==> fjord <==
Design fpu16_top, start of the top module:
module fpu16_top(
    input         aclk,
    input  [15:0] a,
    input  [15:0] b,
    input         a_valid,
    input         b_valid,
    output [15:0] add_result,
    output        add_valid,
    output [15:0] sub_result,
    output        sub_valid,
    output [15:0] mul_result,
    output        mul_valid,
    output [7:0]  cmp_result,
    output        cmp_valid
    );
    fpu_add_pipe u_add(
        .aclk(aclk),
        .s_axis_a_tdata(a), .s_axis_b_tdata(b),
        .s_axis_a_tvalid(a_valid), .s_axis_b_tvalid(b_valid),
        .m_axis_result_tdata(add_result), .m_axis_result_tvalid(add_valid));
    fpu_sub_pipe u_sub(
        .aclk(aclk),
        .s_axis_a_tdata(a), .s_axis_b_tdata(b),
        .s_axis_a_tvalid(a_valid), .s_axis_b_tvalid(b_valid),
        .m_axis_result_tdata(sub_result), .m_axis_result_tvalid(sub_valid));
    fpu_mul_pipe u_mul(
        .aclk(aclk),
        .s_axis_a_tdata(a), .s_axis_b_tdata(b),
        .s_axis_a_tvalid(a_valid), .s_axis_b_tvalid(b_valid),
        .m_axis_result_tdata(mul_result), .m_axis_result_tvalid(mul_valid));
    fpu_comp_large u_cmp(
        .aclk(aclk),
        .s_axis_a_tdata(a), .s_axis_b_tdata(b),
  ...
Settings: LEC_CHECK=0, CAP_MARGIN=20, CORE_MARGIN=2, CORE_UTILIZATION=72, CTS_CLUSTER_SIZE=41, PLACE_DENSITY=0.64, SETUP_SLACK_MARGIN=-0.48, SLEW_MARGIN=20; clock period 7.04 ns.
run.sh (not shown) runs the stock make flow with config.mk's settings and CLKGATE_MAP_FILE=.
==> indigo: changes against fjord <==
Settings changed: CORE_UTILIZATION 72 to 40, CTS_CLUSTER_SIZE 41 to default, PLACE_DENSITY 0.64 to default, SETUP_SLACK_MARGIN -0.48 to default.
==> flow/constraint.sdc (replaced) <==
create_clock -name core_clock -period 7.96 [get_ports {aclk}]
set_input_delay 1.5920 -clock core_clock [delete_from_list [all_inputs] [get_ports {aclk}]]
set_output_delay 1.5920 -clock core_clock [all_outputs]
set_load 0.01 [all_outputs]
==> cedar: changes against fjord <==
Settings changed: CELL_PAD_IN_SITES_DETAIL_PLACEMENT from default to 1, CORE_UTILIZATION 72 to 24, CTS_CLUSTER_DIAMETER from default to 249, CTS_CLUSTER_SIZE 41 to default, PLACE_DENSITY 0.64 to default, SETUP_SLACK_MARGIN -0.48 to default.
==> flow/constraint.sdc (replaced) <==
create_clock -name core_clock -period 8.0 [get_ports {aclk}]
set_input_delay 1.6000 -clock core_clock [delete_from_list [all_inputs] [get_ports {aclk}]]
set_output_delay 1.6000 -clock core_clock [all_outputs]
set_load 0.01 [all_outputs]
==> flow_metrics.py <==
# Metrics from the implementation run
metrics = {
    "run_status": {
        "outcome": "failed layout checks",
        "violations": "negative setup slack",
    },
    "global_routing": {
        "use_met1_pct": 17.5,
    },
    "timing": {
        "setup_ws_ns": -0.0406,
        "finalSetupViolations": 1,
    },
    "floorplanning": {
        "fp_util_pct": 24.1,
        "die_w_um": 365,
        "design.core.area_sq_um": 129000,
    },
    "place": {
        "hpwl_mm": 73.4,
    },
}
the above is filed under cedar

==> flow_metrics.py <==
# Flow results
metrics = {
    "run_status": {
        "stop_error": "[ERROR GRT-0232] Routing congestion too high. Check the congestion heatmap in the GUI.",
        "failed_stage": "global routing (5_1_grt)",
        "outcome": "did not finish",
    },
    "floorplanning": {
        "fp_util_pct": 72.6,
    },
    "global_routing": {
        "use_met1_pct": 69.3,
    },
}
the above is filed under fjord

==> flow_metrics.py <==
# Metrics from the implementation run
metrics = {
    "floorplanning": {
        "fp_util_pct": 40.4,
        "die_w_um": 283,
        "design.core.area_sq_um": 77300,
    },
    "timing": {
        "setup_ws_ns": 0.162,
    },
    "run_status": {
        "outcome": "complete, no violations",
    },
}
the above is filed under indigo


---

==> run a <==
Starting RTL as in the previous note.
clock: 4.57 ns
lec_check: 0
abc_area: 0
cap_margin: 20
core_margin: 2
core_utilization: 61
place_density: 0.61
setup_slack_margin: -0.07
slew_margin: 20
==> run b: changes against run a <==
- ABC_AREA: 0 -> unset
- CORE_UTILIZATION: 61 -> 58
- PLACE_DENSITY: 0.61 -> unset
- SETUP_SLACK_MARGIN: -0.07 -> unset
==> flow/constraint.sdc (replaced) <==
create_clock -name core_clock -period 6.84 [get_ports {aclk}]
set_input_delay 1.3680 -clock core_clock [delete_from_list [all_inputs] [get_ports {aclk}]]
set_output_delay 1.3680 -clock core_clock [all_outputs]
set_load 0.01 [all_outputs]
==> summary of the runs <==
- Run a reached the layout checks and failed them: setup timing. Run b completed, yet does not pass: setup timing.
- Of run b and run a, run b has the higher register-to-register slack (gap 2.2 ns).
- In run a the sequential power is higher than in run b, by about 50%.
- In area after synthesis, run b and run a do not differ.
- Between run b and run a, the lower count of clock-buffer cells in the layout is in run a (gap 5).
- Setup slack: run b is higher than run a (1.9 ns).
- Via count: run b is smaller than run a (2.3%).
- Of run a and run b, run a has the higher global-route usage (gap 2.3 points).

---

==> inputs of yarrow <==
fpu16_top again, from the RTL that the note above started with.
Settings: LEC_CHECK=0, CAP_MARGIN=20, CORE_MARGIN=2, CORE_UTILIZATION=72, CTS_CLUSTER_SIZE=37, PLACE_DENSITY=0.67, SLEW_MARGIN=20; clock period 7.55 ns.
==> quartz: changes against yarrow <==
- CELL_PAD_IN_SITES_DETAIL_PLACEMENT: default -> 2
- CELL_PAD_IN_SITES_GLOBAL_PLACEMENT: default -> 1
- CORE_UTILIZATION: 72 -> 24
- CTS_CLUSTER_DIAMETER: default -> 249
- CTS_CLUSTER_SIZE: 37 -> default
- MAX_ROUTING_LAYER: default -> met4
- PLACE_DENSITY: 0.67 -> default
==> flow/constraint.sdc (replaced) <==
create_clock -name core_clock -period 8.0 [get_ports {aclk}]
set_input_delay 1.6000 -clock core_clock [delete_from_list [all_inputs] [get_ports {aclk}]]
set_output_delay 1.6000 -clock core_clock [all_outputs]
set_load 0.01 [all_outputs]
==> flow_summary.rst <==
Physical design figures
=======================

.. list-table::
   :header-rows: 1

   * - Metric
     - Value
   * - Error msg
     - [ERROR GRT-0232] Routing congestion too high. Check the congestion heatmap in the GUI.
   * - Pre-CTS worst setup slack
     - -1350 ps
   * - Resized cells post-CTS
     - 192
   * - Total clock buffers created by CTS
     - 66
   * - Status
     - aborted with a tool error
   * - Total placed instance area
     - ~36000 sq um
   * - Standard cell core area
     - 43000 sq um
   * - Die Area
     - 45000 sq um
   * - Horizontal die size
     - 212 microns
   * - HPWL after detailed placement
     - between 60000 and 70000 microns
   * - Last step reached
     - global routing
   * - Residual overflow from global routing
     - 28
   * - Number of placement rows
     - 76
-- figures above: yarrow

==> flow_summary.rst <==
Physical design figures
=======================

.. list-table::
   :header-rows: 1

   * - Metric
     - Value
   * - Setup slack after layout
     - -87.5 ps
   * - Number of placement rows
     - 132
   * - Pre-CTS worst setup slack
     - -1410 ps
   * - Failing Checks
     - negative setup slack
   * - Setup violators final
     - 2
   * - HPWL after detailed placement
     - 83100 microns
   * - Status
     - complete, but fails checks
-- figures above: quartz


---

==> run K: inputs <==
fpu16_top again, from the RTL that the note above started with.
Settings: LEC_CHECK=0, ABC_AREA=1, CAP_MARGIN=10, CORE_MARGIN=2, CORE_UTILIZATION=72, CTS_CLUSTER_SIZE=72, GPL_TIMING_DRIVEN=1, MAX_ROUTING_LAYER=met4, MIN_ROUTING_LAYER=met1, PLACE_DENSITY_LB_ADDON=0.06, SETUP_SLACK_MARGIN=0.75, SLEW_MARGIN=20, TNS_END_PERCENT=45; clock period 7.73 ns.
==> run E: changes against run K <==
==> flow/config.mk (replaced) <==
export PLATFORM = sky130hd
export DESIGN_NAME = fpu16_top
export DESIGN_NICKNAME = fpu16_top
export VERILOG_FILES = /design/flow/design.v
export SDC_FILE = /design/flow/constraint.sdc
export NUM_CORES = 4
export LEC_CHECK = 0
export ABC_AREA = 1
export CAP_MARGIN = 20
export CORE_MARGIN = 2
export CORE_UTILIZATION = 71
export CTS_CLUSTER_DIAMETER = 211
export MAX_ROUTING_LAYER = met4
export SLEW_MARGIN = 20
==> flow/constraint.sdc (replaced) <==
create_clock -name core_clock -period 7.11 [get_ports {aclk}]
set_input_delay 1.4220 -clock core_clock [delete_from_list [all_inputs] [get_ports {aclk}]]
set_output_delay 1.4220 -clock core_clock [all_outputs]
set_load 0.01 [all_outputs]
==> run M: changes against run K <==
==> flow/config.mk (replaced) <==
export PLATFORM = sky130hd
export DESIGN_NAME = fpu16_top
export DESIGN_NICKNAME = fpu16_top
export VERILOG_FILES = /design/flow/design.v
export SDC_FILE = /design/flow/constraint.sdc
export NUM_CORES = 4
export LEC_CHECK = 0
export CAP_MARGIN = 20
export CORE_MARGIN = 2
export CORE_UTILIZATION = 61
export SETUP_SLACK_MARGIN = 1.36
export SLEW_MARGIN = 20
==> flow/constraint.sdc (replaced) <==
create_clock -name core_clock -period 5.51 [get_ports {aclk}]
set_input_delay 1.1020 -clock core_clock [delete_from_list [all_inputs] [get_ports {aclk}]]
set_output_delay 1.1020 -clock core_clock [all_outputs]
set_load 0.01 [all_outputs]
==> comparison table <==
metric	run M	run E	run K
Hold Crit Depth	0	0	-
Final Cell Area	41910 sq um	38210 sq um	-
Final hold violation count	0	0	-
Result of the run	finished with violations	finished with violations	did not finish
Failing step	-	-	global routing
Layout check failures	setup timing	setup timing	-
Well Taps	672	585	-
Power in combinational cells	14.3 mW	10.2 mW	-
Worst slack at placement	-2.902 ns	-1.352 ns	-0.8760 ns
FF+latch area	14070 sq um	14070 sq um	-
Class of the most critical hold timing path	register to register	register to register	-
Number of nets at the end of the flow	4177	4472	-
Critical Path RT	6.02 ns	7.61 ns	-
Data arrival, critical path	7.97 ns	8.30 ns	-
PwrDens	644.1 nW/um^2	514.5 nW/um^2	-
Max_slew headroom	28.80%	31.00%	-
Repair and plain buffers	673	502	-
Count of placed standard cells in the final layout, fillers left out	4603	4811	-
Slowest cell on crit path	fa_1	fa_1	-
Quantity of gates resized following cts	361	149	201
Number of multi-input combinational cells in the layout	2170	2373	-
Setup-failing EPs final	45	12	-
Fraction of the cycle the final worst path needs	135.4%	109.7%	-
Non-clock buffer area fraction after layout	13.53%	10.48%	-
Switching power total	10.75 mW	8.517 mW	-
Ant diodes	2	9	-
Power figures rest on the tool's default switching activity, not on a simulated workload.
